Setup of v3:
## reuleaux
module reuleaux(input logic clk, input logic rst_n, input logic [2:0] colour,
                input logic [7:0] centre_x, input logic [6:0] centre_y, input logic [7:0] diameter,
                input logic start, output logic done,
                output logic [7:0] vga_x, output logic [6:0] vga_y,
                output logic [2:0] vga_colour, output logic vga_plot);
clock: 33.4 ns
lec_check: 0
cap_margin: 20
core_margin: 2
core_utilization: 40
setup_slack_margin: 5.0
slew_margin: 20
run.sh (not shown) runs the stock make flow with config.mk's settings and CLKGATE_MAP_FILE=.
v3 has completed all stages; timing, DRC and antenna checks passed.
Setup changes, v3 to v54
Settings: CORE_UTILIZATION changed from 40 to 66; SETUP_SLACK_MARGIN changed from 5.0 to -0.53; the clock period (ns, I/O delays scaled along) changed from 33.4 to 24.4.
## What came out
- [flow] v54 | stages: complete | final checks: fail | reason: setup timing
- Routing usage on met2 | v54 above v3
- The lower global-route usage of v3 and v54 is in v3.
- v54 vs v3 on synthesis-to-finish area growth: v54 is the higher one.
- On placeable core region, v3 loses to v54.
- From v3 to v54 the numbers moved as follows: buffers inserted during post-CTS setup optimization moved down; setup slack now sits lower.
## Diff of input files: v28 against v54
Settings: an added PLACE_DENSITY_LB_ADDON of 0.0; a change of CORE_UTILIZATION from 66 to 72; a change of SETUP_SLACK_MARGIN from -0.53 to 1.45; a change of the clock period (ns, I/O delays scaled along) from 24.4 to 4.85.
Notes after the runs:
The runs compared here, v54 and v28, all ended either early or with open violations.
What the final checks of v54 revealed, after a flow that finished every stage, was a layout that fails on setup timing.
clock tree synthesis: v28 exited with error
Summary of v28 over v54: placed wire-length estimate after detailed placement now larger; number of cells after detailed placement now larger; pre-placement core utilization now larger.
Here is what was changed in the inputs of v29 compared with v28.
Settings: ABC_AREA newly set to 1; CAP_MARGIN changed from 20 to 5; HOLD_SLACK_MARGIN newly set to 0.23; SETUP_SLACK_MARGIN changed from 1.45 to 0.43; CTS_CLUSTER_SIZE newly set to 14; PLACE_DENSITY_LB_ADDON changed from 0.0 to 0.02; CTS_CLUSTER_DIAMETER newly set to 317.
### Flow results
v29 terminated abnormally: clock tree synthesis reported DPL-0033. Going from v28 to v29, synthesized-area fraction occupied by and/or/nand/nor cells grew by 15 points; total cells reported by yosys after synthesis grew by 1,053; core box area grew by 4.6%; placed cell count grew by 22%; height of the die grew by 1.6%.
### v29 -> v16
Settings: CTS_CLUSTER_DIAMETER: 317 -> 201; CORE_ASPECT_RATIO: unset -> 1.58; SETUP_SLACK_MARGIN: 0.43 -> -2.0; HOLD_SLACK_MARGIN: 0.23 -> unset; CTS_CLUSTER_SIZE: 14 -> unset; PLACE_DENSITY_LB_ADDON: 0.02 -> 0.24; the clock period (ns, I/O delays scaled along): 4.85 -> 27.1.
Findings:
- v29 -> v16: instance count of the mapped netlist delta 0, exact match
- Die size: v16 vs v29, no meaningful difference
- Comparing v29 against v16, there is no change at all in count of input and output buffers.
- v16 ended up with a higher worst setup slack after placement than v29 did.
- v16 vs v29 on height of the chip: v16 is the higher one.
- From v29 to v16, number of nets in the synthesized netlist did not move at all.
- The flow ran to completion for all of v16 and v29 but v29, which stopped partway.
- v29: DPL-0033 in clock tree synthesis -> run aborted
- From the logs: v16 reached the end of the flow and failed the layout checks with setup timing.
- Changes observed in v16 relative to v29: placed instance count went down 636, placeable core region -240 um^2, number of placement rows rose by about 25%, width of the die fell by about 20%.
- On HPWL after detailed placement, v29 loses to v16.
Here is what was changed in the inputs of v25 compared with v16.
Settings: changing CAP_MARGIN from 5 to 20; removing CORE_ASPECT_RATIO (formerly 1.58); removing PLACE_DENSITY_LB_ADDON (formerly 0.24); removing CTS_CLUSTER_DIAMETER (formerly 201); removing SETUP_SLACK_MARGIN (formerly -2.0); changing the clock period (ns, I/O delays scaled along) from 27.1 to 35.2.
### Flow results
Across v16 and v25, a clean result was obtained everywhere but in v16.
v25 leaves more setup margin than v16.
Taking v16 as the reference, in v25 fraction of met2 tracks used by global routing now smaller.

* * *

Starting RTL as in the previous note.
// reuleaux
module reuleaux(input logic clk, input logic rst_n, input logic [2:0] colour,
                input logic [7:0] centre_x, input logic [6:0] centre_y, input logic [7:0] diameter,
                input logic start, output logic done,
                output logic [7:0] vga_x, output logic [6:0] vga_y,
                output logic [2:0] vga_colour, output logic vga_plot);
==> flow/config.mk <==
export PLATFORM = sky130hd
export DESIGN_NAME = reuleaux
export DESIGN_NICKNAME = reuleaux
export VERILOG_FILES = /design/flow/design.v
export SDC_FILE = /design/flow/constraint.sdc
export NUM_CORES = 4
export LEC_CHECK = 0
export ABC_AREA = 1
export CAP_MARGIN = 0
export CORE_MARGIN = 2
export CORE_UTILIZATION = 72
export CTS_CLUSTER_DIAMETER = 364
export CTS_CLUSTER_SIZE = 100
export PLACE_DENSITY = 0.35
export SLEW_MARGIN = 20
==> flow/constraint.sdc <==
create_clock -name core_clock -period 24.4 [get_ports {clk}]
set_input_delay 4.8800 -clock core_clock [delete_from_list [all_inputs] [get_ports {clk}]]
set_output_delay 4.8800 -clock core_clock [all_outputs]
set_load 0.01 [all_outputs]
The starting point stopped in global routing (5_1_grt).
Then changed:
==> flow/config.mk (replaced) <==
export PLATFORM = sky130hd
export DESIGN_NAME = reuleaux
export DESIGN_NICKNAME = reuleaux
export VERILOG_FILES = /design/flow/design.v
export SDC_FILE = /design/flow/constraint.sdc
export NUM_CORES = 4
export LEC_CHECK = 0
export CAP_MARGIN = 20
export CORE_MARGIN = 2
export CORE_UTILIZATION = 53
export SLEW_MARGIN = 20
==> flow/constraint.sdc (replaced) <==
create_clock -name core_clock -period 17.5 [get_ports {clk}]
set_input_delay 3.5000 -clock core_clock [delete_from_list [all_inputs] [get_ports {clk}]]
set_output_delay 3.5000 -clock core_clock [all_outputs]
set_load 0.01 [all_outputs]
The new run ran to the end with violations: negative setup slack.
Synthesized area decreases by 3.2%.
Die size rose by 31%.
Synthesized cell count is lower by about 21%.
Then changed:
--- a/flow/config.mk
+++ b/flow/config.mk
@@ -9,3 +9,4 @@
 export CORE_MARGIN = 2
-export CORE_UTILIZATION = 53
+export CORE_UTILIZATION = 61
+export SETUP_SLACK_MARGIN = 5.0
 export SLEW_MARGIN = 20
==> flow/constraint.sdc (replaced) <==
create_clock -name core_clock -period 18.7 [get_ports {clk}]
set_input_delay 3.7400 -clock core_clock [delete_from_list [all_inputs] [get_ports {clk}]]
set_output_delay 3.7400 -clock core_clock [all_outputs]
set_load 0.01 [all_outputs]
=>
- The new run produced a layout that fails on negative setup slack
- final area goes down slightly
- worst setup slack is better by 210 ps
- via count came out higher by a few percent
- final cell count went down by a few percent
- die area decreases by roughly a tenth
Then changed:
--- a/flow/config.mk
+++ b/flow/config.mk
@@ -7,6 +7,7 @@
 export LEC_CHECK = 0
+export ABC_AREA = 1
 export CAP_MARGIN = 20
 export CORE_MARGIN = 2
-export CORE_UTILIZATION = 61
-export SETUP_SLACK_MARGIN = 5.0
+export CORE_UTILIZATION = 72
+export PLACE_DENSITY_LB_ADDON = 0.21
 export SLEW_MARGIN = 20
==> flow/constraint.sdc (replaced) <==
create_clock -name core_clock -period 23.1 [get_ports {clk}]
set_input_delay 4.6200 -clock core_clock [delete_from_list [all_inputs] [get_ports {clk}]]
set_output_delay 4.6200 -clock core_clock [all_outputs]
set_load 0.01 [all_outputs]
What happened: With this change the flow ended with an error in global routing (5_1_grt). Synthesized cell count came out higher by 27%. Die size came out lower by 12%. Area after synthesis came out higher by 3.3%.
Then changed:
--- a/flow/config.mk
+++ b/flow/config.mk
@@ -9,5 +9,7 @@
 export CAP_MARGIN = 20
+export CORE_ASPECT_RATIO = 1.72
 export CORE_MARGIN = 2
-export CORE_UTILIZATION = 72
-export PLACE_DENSITY_LB_ADDON = 0.21
+export CORE_UTILIZATION = 70
+export PLACE_DENSITY = 0.64
 export SLEW_MARGIN = 20
+export TNS_END_PERCENT = 5
The new run died in global routing (5_1_grt).
Area after synthesis stays the same.
Die area is higher by a few percent.
Synthesized cell count does not change.

* * *

raven:
reuleaux again, from the RTL that the note above started with.
Settings: LEC_CHECK=0, ABC_AREA=1, CAP_MARGIN=40, CELL_PAD_IN_SITES_DETAIL_PLACEMENT=0, CORE_ASPECT_RATIO=0.91, CORE_MARGIN=7, CORE_UTILIZATION=70, GPL_ROUTABILITY_DRIVEN=0, GPL_TIMING_DRIVEN=0, HOLD_SLACK_MARGIN=0.07, MAX_ROUTING_LAYER=met4, PLACE_DENSITY_LB_ADDON=0.16, SETUP_SLACK_MARGIN=-0.45, SLEW_MARGIN=30, TNS_END_PERCENT=90; clock period 57.6 ns.
raven completed every stage of the flow, and the final layout passed the timing, DRC and antenna checks.
Edits applied to the flow inputs when going from raven to onyx:
- removing CORE_ASPECT_RATIO (formerly 0.91)
- removing GPL_ROUTABILITY_DRIVEN (formerly 0)
- removing PLACE_DENSITY_LB_ADDON (formerly 0.16)
- removing CELL_PAD_IN_SITES_DETAIL_PLACEMENT (formerly 0)
- changing SETUP_SLACK_MARGIN from -0.45 to 5.0
- changing CORE_UTILIZATION from 70 to 61
- removing HOLD_SLACK_MARGIN (formerly 0.07)
- changing CORE_MARGIN from 7 to 2
- removing MAX_ROUTING_LAYER (formerly met4)
- removing GPL_TIMING_DRIVEN (formerly 0)
- changing CAP_MARGIN from 40 to 20
- changing SLEW_MARGIN from 30 to 20
- removing TNS_END_PERCENT (formerly 90)
- removing ABC_AREA (formerly 1)
- changing the clock period (ns, I/O delays scaled along) from 57.6 to 20.3
==> comparison <==
- | area after detailed placement | onyx vs raven | about 14% higher |
- Vias per cell: lower on raven
- Delta (onyx minus raven): final cycle utilization of the critical path rose by 52 points, synthesized chip area reported by yosys decreased about 3.2%, final standard cell area without fillers rose by 22%, relative area change from synthesis to final layout climbed 28 points.
- The cell with the biggest individual delay on the critical path comes out sky130_fd_sc_hd__or4b_4 in one run and sky130_fd_sc_hd__clkdlybuf4s50_1 in the other, namely in onyx and raven respectively.
- Summary of onyx over raven: wire length on met1 up 3300 um.
- In onyx the implementation ran to completion but is not tape-out ready, as the final checks report setup timing.
Input changes introduced in violet (baseline for comparison: onyx):
- CTS_CLUSTER_DIAMETER now 341, previously not set
- PLACE_DENSITY_LB_ADDON now 0.2, previously not set
- ABC_AREA now 1, previously not set
- CORE_UTILIZATION now 72, was 61
- TNS_END_PERCENT now 5, previously not set
- the clock period (ns, I/O delays scaled along) now 18.5, was 20.3
[summary]
- None of the runs violet and onyx ends with a clean layout.
- Going from onyx to violet, share of flip-flops with an asynchronous set or reset did not really move, synthesized instance count went up, total cell area reported by yosys after synthesis went up, TritonCTS buffer count did not really move.
- Looking at combinational family with the most area after synthesis, the simple AND/OR/NAND/NOR gates result is from violet; the AND-OR/OR-AND gates one comes from onyx.
- violet against onyx: number of placed cells counting well taps picked up an extra 952; area after synthesis higher.

* * *

## run X
Starting RTL as in the previous note.
Settings: LEC_CHECK=0, ABC_AREA=1, CAP_MARGIN=40, CORE_ASPECT_RATIO=0.92, CORE_MARGIN=8, CORE_UTILIZATION=72, CTS_CLUSTER_DIAMETER=50, CTS_CLUSTER_SIZE=64, MAX_ROUTING_LAYER=met4, PLACE_DENSITY_LB_ADDON=0.02, SETUP_SLACK_MARGIN=5.0, SLEW_MARGIN=0; clock period 25.4 ns.
Run X did not finish; a tool error ended it in 5_1_grt.
Here is what was changed in the inputs of run B compared with run X.
- a deleted PLACE_DENSITY_LB_ADDON that had been 0.02
- a deleted CTS_CLUSTER_DIAMETER that had been 50
- a change of SLEW_MARGIN from 0 to 20
- a deleted ABC_AREA that had been 1
- a change of CORE_UTILIZATION from 72 to 60
- a deleted SETUP_SLACK_MARGIN that had been 5.0
- a deleted CTS_CLUSTER_SIZE that had been 64
- a change of CORE_ASPECT_RATIO from 0.92 to 0.5
- a change of CAP_MARGIN from 40 to 20
- a deleted MAX_ROUTING_LAYER that had been met4
- a change of the clock period (ns, I/O delays scaled along) from 25.4 to 42.8
Findings:
- Run B finished every stage and its layout cleared the timing, DRC and antenna checks.
- Per the comparison of run B with run X, effective utilization at floorplan fell 12 points, mux share of post-synthesis cell area increased 1.6 points, synthesized cell count shrank by 1053.
- Area of placed instances in run B is 16% below run X.
- Going from run X to run B, total setup buffers inserted after CTS shrinks by 130.
- Taking run X as 1.0, run B lands at 1.16 on chip area.
- Y dimension of the die delta for run B relative to run X: 19% lower

* * *

== amber ==
reuleaux again, from the RTL that the note above started with.
// reuleaux
module reuleaux(input logic clk, input logic rst_n, input logic [2:0] colour,
                input logic [7:0] centre_x, input logic [6:0] centre_y, input logic [7:0] diameter,
                input logic start, output logic done,
                output logic [7:0] vga_x, output logic [6:0] vga_y,
                output logic [2:0] vga_colour, output logic vga_plot);
Settings: LEC_CHECK=0, ABC_AREA=1, CAP_MARGIN=15, CELL_PAD_IN_SITES_DETAIL_PLACEMENT=1, CORE_ASPECT_RATIO=0.51, CORE_MARGIN=6, CORE_UTILIZATION=64, CTS_CLUSTER_DIAMETER=123, CTS_CLUSTER_SIZE=59, HOLD_SLACK_MARGIN=0.19, MAX_ROUTING_LAYER=met4, PLACE_DENSITY_LB_ADDON=0.27, SLEW_MARGIN=5; clock period 42.7 ns.
FAIL amber @ detailed placement: tool exited with error
Edits applied to the flow inputs when going from amber to pepper:
# amber
export LEC_CHECK = 0
export ABC_AREA = 1
export CAP_MARGIN = 15
export CELL_PAD_IN_SITES_DETAIL_PLACEMENT = 1
export CORE_ASPECT_RATIO = 0.51
export CORE_MARGIN = 6
export CORE_UTILIZATION = 64
export CTS_CLUSTER_DIAMETER = 123
export CTS_CLUSTER_SIZE = 59
export HOLD_SLACK_MARGIN = 0.19
export MAX_ROUTING_LAYER = met4
export PLACE_DENSITY_LB_ADDON = 0.27
export SLEW_MARGIN = 5
create_clock -name core_clock -period 42.7 [get_ports {clk}]
# pepper
export LEC_CHECK = 0
export CAP_MARGIN = 20
export CORE_MARGIN = 2
export CORE_UTILIZATION = 35
export SLEW_MARGIN = 20
create_clock -name core_clock -period 33.4 [get_ports {clk}]
--- outcome ---
pepper: no failed stages, no open violations at the end
Between amber and pepper, the flow reports chip area estimate from yosys synthesis decreasing by a few percent.
| core area | pepper vs amber | worse |
pepper against amber: area after synthesis has decreased, height of the die +75%, parity-gate share of the synthesized area counting xor and xnor cells went up 6.1 points.
> inputs changed (pepper -> tundra)
# pepper
export LEC_CHECK = 0
export CAP_MARGIN = 20
export CORE_MARGIN = 2
export CORE_UTILIZATION = 35
export SLEW_MARGIN = 20
create_clock -name core_clock -period 33.4 [get_ports {clk}]
# tundra
export LEC_CHECK = 0
export CAP_MARGIN = 20
export CORE_MARGIN = 2
export CORE_UTILIZATION = 68
export SETUP_SLACK_MARGIN = -0.34
export SLEW_MARGIN = 20
create_clock -name core_clock -period 24.4 [get_ports {clk}]
==> results <==
Summary across pepper and tundra: the single failing run is tundra.
The sequential share of layout area reported for tundra is smaller than that of pepper by 2.4 points.
Re cell row count: tundra is 31 down on pepper.
Cell area after placement, pepper and tundra: lower on pepper
## Diff of input files: willow against tundra
# tundra
export LEC_CHECK = 0
export CAP_MARGIN = 20
export CORE_MARGIN = 2
export CORE_UTILIZATION = 68
export SETUP_SLACK_MARGIN = -0.34
export SLEW_MARGIN = 20
create_clock -name core_clock -period 24.4 [get_ports {clk}]
# willow
export LEC_CHECK = 0
export CAP_MARGIN = 20
export CORE_MARGIN = 2
export CORE_UTILIZATION = 40
export SLEW_MARGIN = 20
create_clock -name core_clock -period 34.0 [get_ports {clk}]
### Flow results
- willow: full flow OK, the timing, DRC and antenna checks passed
- The layout from tundra, despite a flow that completed every stage, fails the layout checks, with the failing checks listed as setup timing.
- Going from tundra to willow, final critical-path share of the clock period has decreased; buffer share of cell area decreased by 13 points relative to the old numbers; critical path depth went down.
- Route | willow vs tundra | wire shorter in willow
- Changes observed in willow relative to tundra: chip area from the yosys synthesis statistics roughly the same, post-cts repair resize count now sits lower.
--- input diff willow..ember ---
# willow
export LEC_CHECK = 0
export CAP_MARGIN = 20
export CORE_MARGIN = 2
export CORE_UTILIZATION = 40
export SLEW_MARGIN = 20
create_clock -name core_clock -period 34.0 [get_ports {clk}]
# ember
export LEC_CHECK = 0
export ABC_AREA = 1
export CAP_MARGIN = 5
export CORE_MARGIN = 10
export CORE_UTILIZATION = 40
export CTS_CLUSTER_DIAMETER = 324
export CTS_CLUSTER_SIZE = 99
export PLACE_DENSITY_LB_ADDON = 0.28
export SETUP_SLACK_MARGIN = -0.55
export SLEW_MARGIN = 20
export TNS_END_PERCENT = 5
create_clock -name core_clock -period 34.0 [get_ports {clk}]
--- outcome ---
willow has a lower share of synthesized cell area in and, or, nand and nor gates than ember. Comparing willow and ember, the higher adder and majority cell fraction of the synthesized area is on willow. Summary of ember over willow: setup slack saw an increase, area growth from synthesis to layout saw a decrease, sum of routed wire length over all layers saw an increase, final-layout clock buffer total saw an increase. Utilization delta for ember relative to willow: 0.70 points lower. In ember, the slew at the pin closest to its max-slew limit came out 0.26 ns above the value in willow. ember vs willow — number of cells in the yosys synthesis report climbed by more than a quarter. Number of vias per cell after detailed routing on ember is down relative to willow.
Input changes introduced in maple (baseline for comparison: ember):
# ember
export LEC_CHECK = 0
export ABC_AREA = 1
export CAP_MARGIN = 5
export CORE_MARGIN = 10
export CORE_UTILIZATION = 40
export CTS_CLUSTER_DIAMETER = 324
export CTS_CLUSTER_SIZE = 99
export PLACE_DENSITY_LB_ADDON = 0.28
export SETUP_SLACK_MARGIN = -0.55
export SLEW_MARGIN = 20
export TNS_END_PERCENT = 5
create_clock -name core_clock -period 34.0 [get_ports {clk}]
# maple
export LEC_CHECK = 0
export ABC_AREA = 1
export CAP_MARGIN = 5
export CORE_MARGIN = 2
export CORE_UTILIZATION = 65
export SLEW_MARGIN = 20
export TNS_END_PERCENT = 5
create_clock -name core_clock -period 22.1 [get_ports {clk}]
## What came out
Across ember and maple, a clean result was obtained everywhere but in maple.
Length of routed wiring on met1 down about 12% in maple wrt ember
Against ember, minimum setup slack after placement in maple came out worse.
maple ends up with a post-CTS repair timing setup buffer count that is 36 higher than in ember.
[maple vs ember] total number of vias: higher in maple
Compared maple vs ember, and met3 capacity usage during global routing is up in maple.
STATUS post-route cell area: maple loses against ember
